== harbor ==
==> flow/design.v (excerpt) <==
module Hq2x #(parameter LENGTH = 16, parameter HALF_DEPTH = 1, parameter DWIDTH = HALF_DEPTH ? 11 : 23)
(
	input             clk,
	input             ce_in,
	input  [DWIDTH:0] inputpixel,
	input             mono,
	input             disable_hq2x,
	input             reset_frame,
	input             reset_line,
	input             ce_out,
	input       [1:0] read_y,
	input             hblank,
	output [DWIDTH:0] outpixel
);
localparam AWIDTH = $clog2(LENGTH)-1;
localparam DWIDTH1 = DWIDTH+1;
function [5:0] hq_table;
	input [7:0] idx;
begin
	case (idx)
		8'd0: hq_table = 6'd19;
		8'd1: hq_table = 6'd19;
		8'd2: hq_table = 6'd26;
		8'd3: hq_table = 6'd11;
		8'd4: hq_table = 6'd19;
		8'd5: hq_table = 6'd19;
		8'd6: hq_table = 6'd26;
		8'd7: hq_table = 6'd11;
		8'd8: hq_table = 6'd23;
		8'd9: hq_table = 6'd15;
		8'd10: hq_table = 6'd47;
		8'd11: hq_table = 6'd35;
		8'd12: hq_table = 6'd23;
		8'd13: hq_table = 6'd15;
		8'd14: hq_table = 6'd55;
		8'd15: hq_table = 6'd39;
		8'd16: hq_table = 6'd19;
		8'd17: hq_table = 6'd19;
		8'd18: hq_table = 6'd26;
		8'd19: hq_table = 6'd58;
		8'd20: hq_table = 6'd19;
		8'd21: hq_table = 6'd19;
		8'd22: hq_table = 6'd26;
		8'd23: hq_table = 6'd58;
		8'd24: hq_table = 6'd23;
		8'd25: hq_table = 6'd15;
		8'd26: hq_table = 6'd35;
		8'd27: hq_table = 6'd35;
		8'd28: hq_table = 6'd23;
		8'd29: hq_table = 6'd15;
		8'd30: hq_table = 6'd7;
		8'd31: hq_table = 6'd35;
		8'd32: hq_table = 6'd19;
		8'd33: hq_table = 6'd19;
		8'd34: hq_table = 6'd26;
		8'd35: hq_table = 6'd11;
		8'd36: hq_table = 6'd19;
		8'd37: hq_table = 6'd19;
		8'd38: hq_table = 6'd26;
		8'd39: hq_table = 6'd11;
		8'd40: hq_table = 6'd23;
		8'd41: hq_table = 6'd15;
		8'd42: hq_table = 6'd55;
		8'd43: hq_table = 6'd39;
		8'd44: hq_table = 6'd23;
		8'd45: hq_table = 6'd15;
		8'd46: hq_table = 6'd51;
		8'd47: hq_table = 6'd43;
		8'd48: hq_table = 6'd19;
		8'd49: hq_table = 6'd19;
		8'd50: hq_table = 6'd26;
		8'd51: hq_table = 6'd58;
		8'd52: hq_table = 6'd19;
		8'd53: hq_table = 6'd19;
  ...
clock: 4.01 ns
lec_check: 0
abc_area: 1
cap_margin: 20
core_aspect_ratio: 1.32
core_margin: 2
core_utilization: 72
cts_cluster_diameter: 258
cts_cluster_size: 10
place_density: 0.6
slew_margin: 20
run.sh (not shown) runs the stock make flow with config.mk's settings and CLKGATE_MAP_FILE=.
[flow] harbor | stages: complete | final checks: fail | reason: setup timing
Inputs modified between harbor and maple:
Settings: CORE_ASPECT_RATIO: 1.32 -> unset; CTS_CLUSTER_DIAMETER: 258 -> unset; PLACE_DENSITY: 0.6 -> unset; CTS_CLUSTER_SIZE: 10 -> unset; ABC_AREA: 1 -> unset; CORE_UTILIZATION: 72 -> 67.
==> results <==
maple: flow complete, layout not clean; failing: setup timing
Looking at highest metal layer with signal wires, the met4 result is from harbor; the met5 one comes from maple.
maple against harbor: combinational power went down about 22%; area added between synthesis and finish went down 1.4 points; cell count went down about 24%.
Run comparison: maple prevailing logic family in the synthesized netlist multiplexers; harbor prevailing logic family in the synthesized netlist AND-OR/OR-AND gates
Compared with harbor, in maple number of logic inverters in the finished layout now sits lower; via count now sits lower; first-iteration DRC count now sits lower.
Of the two values seen for critical path capture point, blender.i20[22] was produced by maple and blender.Result[17] by harbor.
The following lists how sierra was set up differently from maple:
Settings: PLACE_DENSITY: unset -> 0.4; CTS_CLUSTER_DIAMETER: unset -> 258; CORE_ASPECT_RATIO: unset -> 1.32; CORE_UTILIZATION: 67 -> 72; SLEW_MARGIN: 20 -> 40; CTS_CLUSTER_SIZE: unset -> 10; ABC_AREA: unset -> 1; SETUP_SLACK_MARGIN: unset -> 0.52.
sierra finished all stages; however, its layout fails the closing checks, the failures being setup timing. The layout from maple, despite a flow that completed every stage, fails the layout checks, with the failing checks listed as setup timing. sierra ends up with lower distinct cell type count of the synthesized netlist than maple does. From maple to sierra the numbers moved as follows: number of rows created at floorplan climbed 18; met2 track utilization from global routing rose 16 points; max-slew headroom at the worst pin increased by 16 points relative to the old numbers; number of signal-net buffers in the layout +229; overall die height increased by 12% relative to the old numbers. In the metrics for maple and sierra, the one carrying the higher wire length of the first global-routing pass is sierra.
Inputs modified between sierra and yarrow:
Settings: clearing SETUP_SLACK_MARGIN, which used to be 0.52; clearing CORE_ASPECT_RATIO, which used to be 1.32; swapping 20 for 40 in CAP_MARGIN; clearing CTS_CLUSTER_SIZE, which used to be 10; swapping 0.4 for 0.6 in PLACE_DENSITY; swapping 40 for 20 in SLEW_MARGIN; clearing CTS_CLUSTER_DIAMETER, which used to be 258; swapping 4.01 for 4.69 in the clock period (ns, I/O delays scaled along).
Notes after the runs:
Across yarrow and sierra, no clean finish was achieved.
Nothing crashed in yarrow and all stages finished; the problem is that the final layout failed, the offending checks being setup timing.
| sierra | all stages done | FAIL | setup timing |
Core utilization, yarrow and sierra: larger value in sierra
Per the comparison of yarrow with sierra, total power went down by 16%, worst-path maximum fanout went up by 1, portion of total power attributed to combinational logic went up by 0.2 points.
Power is estimated from default activity; no workload was simulated.
